Design PWM_duty_cycle, start of the top module:
module PWM_duty_cycle (
    input clk,            
    input rst,            
    input pwm_in,         
    output reg [7:0] duty_cycle   
);
    reg [15:0] high_count, total_count;   
    reg pwm_prev;        
    reg update_flag;     
    reg first_period;    
    always @(posedge clk or posedge rst) begin
        if (rst) begin
            high_count <= 0;
            total_count <= 0;
            duty_cycle <= 0;
            pwm_prev <= 0;
            update_flag <= 0;
            first_period <= 1;   
        end else begin
            total_count <= total_count + 1;
            if (pwm_in) high_count <= high_count + 1;
            if (pwm_prev && ~pwm_in) begin
                if (!first_period && total_count > 0) begin
                    duty_cycle <= (high_count * 100) / total_count;   
                end
                first_period <= 0;   
                high_count <= 0;
                total_count <= 0;
            end
            pwm_prev <= pwm_in;   
        end
    end
endmodule
==> flow/config.mk <==
export PLATFORM = sky130hd
export DESIGN_NAME = PWM_duty_cycle
export DESIGN_NICKNAME = PWM_duty_cycle
export VERILOG_FILES = /design/flow/design.v
export SDC_FILE = /design/flow/constraint.sdc
export NUM_CORES = 4
export LEC_CHECK = 0
export CAP_MARGIN = 20
export CELL_PAD_IN_SITES_DETAIL_PLACEMENT = 0
export CELL_PAD_IN_SITES_GLOBAL_PLACEMENT = 1
export CORE_ASPECT_RATIO = 0.66
export CORE_MARGIN = 7
export CORE_UTILIZATION = 52
export CTS_CLUSTER_SIZE = 16
export GPL_ROUTABILITY_DRIVEN = 1
export GPL_TIMING_DRIVEN = 1
export HOLD_SLACK_MARGIN = 0.07
export MAX_ROUTING_LAYER = met4
export MIN_ROUTING_LAYER = met1
export PLACE_DENSITY_LB_ADDON = 0.09
export SETUP_SLACK_MARGIN = 0.82
export SLEW_MARGIN = 20
==> flow/constraint.sdc <==
create_clock -name core_clock -period 179.0 [get_ports {clk}]
set_input_delay 35.8000 -clock core_clock [delete_from_list [all_inputs] [get_ports {clk}]]
set_output_delay 35.8000 -clock core_clock [all_outputs]
set_load 0.01 [all_outputs]
run.sh (not shown) runs the stock make flow with config.mk's settings and CLKGATE_MAP_FILE=.
The starting point finished with timing, DRC and antenna clean.
Rerun with:
CELL_PAD_IN_SITES_GLOBAL_PLACEMENT = 3   (was 1)
CORE_UTILIZATION = 27   (was 52)
CTS_CLUSTER_DIAMETER = 317   (was not set)
GPL_ROUTABILITY_DRIVEN = 0   (was 1)
HOLD_SLACK_MARGIN = -0.06   (was 0.07)
PLACE_DENSITY = 0.93   (was not set)
PLACE_DENSITY_LB_ADDON = not set   (was 0.09)
Result: The changed run finished with timing, DRC and antenna clean. Worst setup slack loses 0.92 ns. Final cell count goes up by 15%. Non-clock buffer count goes up by 6. Maximum frequency goes down by 0.80%. Synthesized area stays the same. Utilization goes down by 25 points. Register-to-register slack loses 0.92 ns.
Rerun with:
CELL_PAD_IN_SITES_DETAIL_PLACEMENT = not set   (was 0)
CELL_PAD_IN_SITES_GLOBAL_PLACEMENT = not set   (was 3)
CORE_ASPECT_RATIO = not set   (was 0.66)
CORE_MARGIN = 2   (was 7)
CORE_UTILIZATION = 40   (was 27)
CTS_CLUSTER_DIAMETER = not set   (was 317)
CTS_CLUSTER_SIZE = not set   (was 16)
GPL_ROUTABILITY_DRIVEN = not set   (was 0)
GPL_TIMING_DRIVEN = not set   (was 1)
HOLD_SLACK_MARGIN = not set   (was -0.06)
MAX_ROUTING_LAYER = not set   (was met4)
MIN_ROUTING_LAYER = not set   (was met1)
PLACE_DENSITY = not set   (was 0.93)
SETUP_SLACK_MARGIN = not set   (was 0.82)
clock period = 104.0 ns   (was 179.0 ns; I/O delays follow)
Final area rises by 1.4%.
Non-clock buffer count rose by 88.
Worst setup slack gets worse by 57 ns.
Via count went up by 0.64%.
First-iteration DRC count went down by 12%.
Area after synthesis does not change.
Cell count falls by 7.8%.
Wire length went down by 8.0%.
Die area decreases by 36%.
Critical path depth went up by 7.
Rerun with:
ABC_AREA = 1   (was not set)
CORE_UTILIZATION = 72   (was 40)
PLACE_DENSITY = 0.38   (was not set)
TNS_END_PERCENT = 10   (was not set)
clock period = 65.2 ns   (was 104.0 ns; I/O delays follow)
Outcome:
- This time the run finished but failed the layout checks on setup timing
- flip-flop count does not change
- global-route usage increases by 18 points
- clock skew increases by 0.0067 ns
- cell area increases by 14%

========
Starting RTL as in the previous note.
export LEC_CHECK = 0
export ABC_AREA = 1
export CAP_MARGIN = 20
export CORE_MARGIN = 2
export CORE_UTILIZATION = 72
export CTS_CLUSTER_DIAMETER = 371
export CTS_CLUSTER_SIZE = 100
export PLACE_DENSITY = 0.43
export SLEW_MARGIN = 20
export TNS_END_PERCENT = 10
create_clock -name core_clock -period 50.0 [get_ports {clk}]
The first run died in detailed placement (DPL-0038).
Change:
ABC_AREA = unset   (was 1)
CORE_ASPECT_RATIO = 0.5   (was unset)
CORE_UTILIZATION = 66   (was 72)
CTS_CLUSTER_DIAMETER = unset   (was 371)
CTS_CLUSTER_SIZE = unset   (was 100)
PLACE_DENSITY = unset   (was 0.43)
clock period = 110.0 ns   (was 50.0 ns; I/O delays follow)
Now the flow finished clean.
Area after synthesis is lower by 5.4%.
Synthesized cell count goes down by about 21%.
Die size goes up by about 3.4%.

========
PWM_duty_cycle again, from the RTL that the note above started with.
==> flow/config.mk <==
export PLATFORM = sky130hd
export DESIGN_NAME = PWM_duty_cycle
export DESIGN_NICKNAME = PWM_duty_cycle
export VERILOG_FILES = /design/flow/design.v
export SDC_FILE = /design/flow/constraint.sdc
export NUM_CORES = 4
export LEC_CHECK = 0
export ABC_AREA = 1
export CAP_MARGIN = 15
export CELL_PAD_IN_SITES_DETAIL_PLACEMENT = 2
export CELL_PAD_IN_SITES_GLOBAL_PLACEMENT = 1
export CORE_MARGIN = 2
export CORE_UTILIZATION = 40
export CTS_CLUSTER_DIAMETER = 160
export GPL_ROUTABILITY_DRIVEN = 0
export MAX_ROUTING_LAYER = met4
export PLACE_DENSITY_LB_ADDON = 0.24
export SETUP_SLACK_MARGIN = 5.0
export SLEW_MARGIN = 20
==> flow/constraint.sdc <==
create_clock -name core_clock -period 154.0 [get_ports {clk}]
set_input_delay 30.8000 -clock core_clock [delete_from_list [all_inputs] [get_ports {clk}]]
set_output_delay 30.8000 -clock core_clock [all_outputs]
set_load 0.01 [all_outputs]
The first run did not get past 3_5_place_dp with DPL-0033.
Rerun with:
Settings changed: ABC_AREA 1 to not set, CAP_MARGIN 15 to 20, CELL_PAD_IN_SITES_DETAIL_PLACEMENT 2 to not set, CELL_PAD_IN_SITES_GLOBAL_PLACEMENT 1 to not set, CORE_UTILIZATION 40 to 72, CTS_CLUSTER_DIAMETER 160 to 351, CTS_CLUSTER_SIZE set to 34, HOLD_SLACK_MARGIN set to -0.1, PLACE_DENSITY_LB_ADDON 0.24 to not set, SETUP_SLACK_MARGIN 5.0 to not set.
Clock period 154.0 ns to 84.0 ns, I/O delays scaled along.
This time the run failed in 5_1_grt, error GRT-0232.
Die area decreases by 47%.
Area after synthesis decreases by 5.4%.
Synthesized cell count decreases by 21%.

========
Setup of run 1:
Starting RTL as in the previous note.
Settings: LEC_CHECK=0, ABC_AREA=1, CAP_MARGIN=15, CELL_PAD_IN_SITES_DETAIL_PLACEMENT=2, CORE_MARGIN=2, CORE_UTILIZATION=40, CTS_CLUSTER_DIAMETER=160, MAX_ROUTING_LAYER=met4, SETUP_SLACK_MARGIN=5.0, SLEW_MARGIN=20; clock period 154.0 ns.
Run 1 got as far as 3_5_place_dp, where a tool error ended the run.
Edits applied to the flow inputs when going from run 1 to run 2:
- CTS_CLUSTER_DIAMETER no longer set, was 160
- SETUP_SLACK_MARGIN no longer set, was 5.0
- ABC_AREA no longer set, was 1
- CORE_UTILIZATION now 65, was 40
- CAP_MARGIN now 20, was 15
- CELL_PAD_IN_SITES_DETAIL_PLACEMENT no longer set, was 2
- the clock period (ns, I/O delays scaled along) now 84.0, was 154.0
==> results <==
Seen in the log of run 1: DPL-0033 during 3_5_place_dp, after which the run never completed. Although it ran to completion, run 2 produced a layout that fails the final checks because of setup timing. Compared to run 1, run 2 has area share of and-or/or-and cells after synthesis 16 points higher. On run 2: multiplexer fraction of the synthesized cell area is 4.7 points higher than what run 1 gave. Die extent in x ended up 23% lower on run 2 than on run 1. The area after synthesis number comes out lower for run 2 vs run 1. Lower synthesized cell count among run 2 and run 1: run 2. From run 1 to run 2 the numbers moved as follows: number of standard-cell rows in the floorplan dropped 29, floorplan-stage core utilization climbed 26 points, chip area line of the yosys report dropped about 5.4%, area share of fa/ha/maj cells after synthesis climbed 0.81 points. Taking run 1 as the reference point, the die size of run 2 falls by 41%. Looking at simple-gate share of the synthesized area, run 2 sits 17 points lower than run 1 does.
## Diff of input files: run 3 against run 2
- setting HOLD_SLACK_MARGIN to -0.1 for the first time
- setting CTS_CLUSTER_DIAMETER to 351 for the first time
- changing CORE_UTILIZATION from 65 to 70
### Flow results
Run 3: flow complete, layout not clean; failing: capacitance limit, slew limit, setup timing. Of run 3 and run 2, the higher average wire per cell in the routed design belongs to run 3. Post-route clock period utilization on run 3 is up relative to run 2. In terms of total routed wire length on the met1 layer, run 3 and run 2 differ only marginally. Comparing the two runs side by side, run 3 comes out behind run 2 on via count. Cmp run 3 and run 2 / critical path buffer and inverter count / higher: run 2.

========
Starting RTL as in the previous note.
export LEC_CHECK = 0
export ABC_AREA = 1
export CAP_MARGIN = 15
export CELL_PAD_IN_SITES_DETAIL_PLACEMENT = 0
export CELL_PAD_IN_SITES_GLOBAL_PLACEMENT = 0
export CORE_ASPECT_RATIO = 0.5
export CORE_MARGIN = 2
export CORE_UTILIZATION = 40
export CTS_CLUSTER_DIAMETER = 160
export CTS_CLUSTER_SIZE = 28
export GPL_ROUTABILITY_DRIVEN = 0
export HOLD_SLACK_MARGIN = -0.05
export MAX_ROUTING_LAYER = met5
export PLACE_DENSITY_LB_ADDON = 0.24
export SETUP_SLACK_MARGIN = 5.0
export SLEW_MARGIN = 20
create_clock -name core_clock -period 154.0 [get_ports {clk}]
The baseline completed without violations.
Then changed:
==> flow/config.mk (replaced) <==
export PLATFORM = sky130hd
export DESIGN_NAME = PWM_duty_cycle
export DESIGN_NICKNAME = PWM_duty_cycle
export VERILOG_FILES = /design/flow/design.v
export SDC_FILE = /design/flow/constraint.sdc
export NUM_CORES = 4
export LEC_CHECK = 0
export CAP_MARGIN = 20
export CORE_MARGIN = 2
export CORE_UTILIZATION = 63
export SLEW_MARGIN = 20
==> flow/constraint.sdc (replaced) <==
create_clock -name core_clock -period 111.0 [get_ports {clk}]
set_input_delay 22.2000 -clock core_clock [delete_from_list [all_inputs] [get_ports {clk}]]
set_output_delay 22.2000 -clock core_clock [all_outputs]
set_load 0.01 [all_outputs]
The new run went through all stages and came out clean. Final cell count falls by 25%. Maximum frequency falls by about 20%. Non-clock buffer count rises by 54. Count of clock-buffer cells in the layout is unchanged. Worst setup slack got worse by 62 ns.
Then changed:
--- a/flow/config.mk
+++ b/flow/config.mk
@@ -9,3 +9,3 @@
 export CORE_MARGIN = 2
-export CORE_UTILIZATION = 63
+export CORE_UTILIZATION = 40
 export SLEW_MARGIN = 20
==> flow/constraint.sdc (replaced) <==
create_clock -name core_clock -period 110.0 [get_ports {clk}]
set_input_delay 22.0000 -clock core_clock [delete_from_list [all_inputs] [get_ports {clk}]]
set_output_delay 22.0000 -clock core_clock [all_outputs]
set_load 0.01 [all_outputs]
=>
- The changed run completed without violations
- synthesized cell count does not change
- utilization shrinks by 23 points
Then changed:
--- a/flow/config.mk
+++ b/flow/config.mk
@@ -8,4 +8,10 @@
 export CAP_MARGIN = 20
-export CORE_MARGIN = 2
-export CORE_UTILIZATION = 40
-export SLEW_MARGIN = 20
+export CELL_PAD_IN_SITES_GLOBAL_PLACEMENT = 2
+export CORE_ASPECT_RATIO = 0.73
+export CORE_MARGIN = 5
+export CORE_UTILIZATION = 19
+export GPL_TIMING_DRIVEN = 0
+export MIN_ROUTING_LAYER = met2
+export PLACE_DENSITY_LB_ADDON = 0.05
+export SLEW_MARGIN = 15
+export TNS_END_PERCENT = 45
The new run completed without violations. Clock-buffer cell count is unchanged. Routed wire length went up by about 46%. Cell area went up by about 17%. Die area went up by 110%. Via count went up by about 43%. Worst setup slack gets worse by 2.3 ns. Global-route usage went up by 0.96 points. Synthesized cell count stays the same.
Then changed:
==> flow/config.mk (replaced) <==
export PLATFORM = sky130hd
export DESIGN_NAME = PWM_duty_cycle
export DESIGN_NICKNAME = PWM_duty_cycle
export VERILOG_FILES = /design/flow/design.v
export SDC_FILE = /design/flow/constraint.sdc
export NUM_CORES = 4
export LEC_CHECK = 0
export CAP_MARGIN = 0
export CORE_ASPECT_RATIO = 0.5
export CORE_MARGIN = 2
export CORE_UTILIZATION = 44
export GPL_ROUTABILITY_DRIVEN = 0
export PLACE_DENSITY_LB_ADDON = 0.05
export SLEW_MARGIN = 20
export TNS_END_PERCENT = 10
After rerunning:
- synthesized area does not change
- worst setup slack improved by 3.0 ns
- hold slack hardly moves
- die size drops by 57%
- final area drops by 15%
- global-route usage climbs by 2.8 points
- sequential cell count does not change
- sequential share of layout area climbs by 0.36 points
- register-to-register slack improved by 3.0 ns
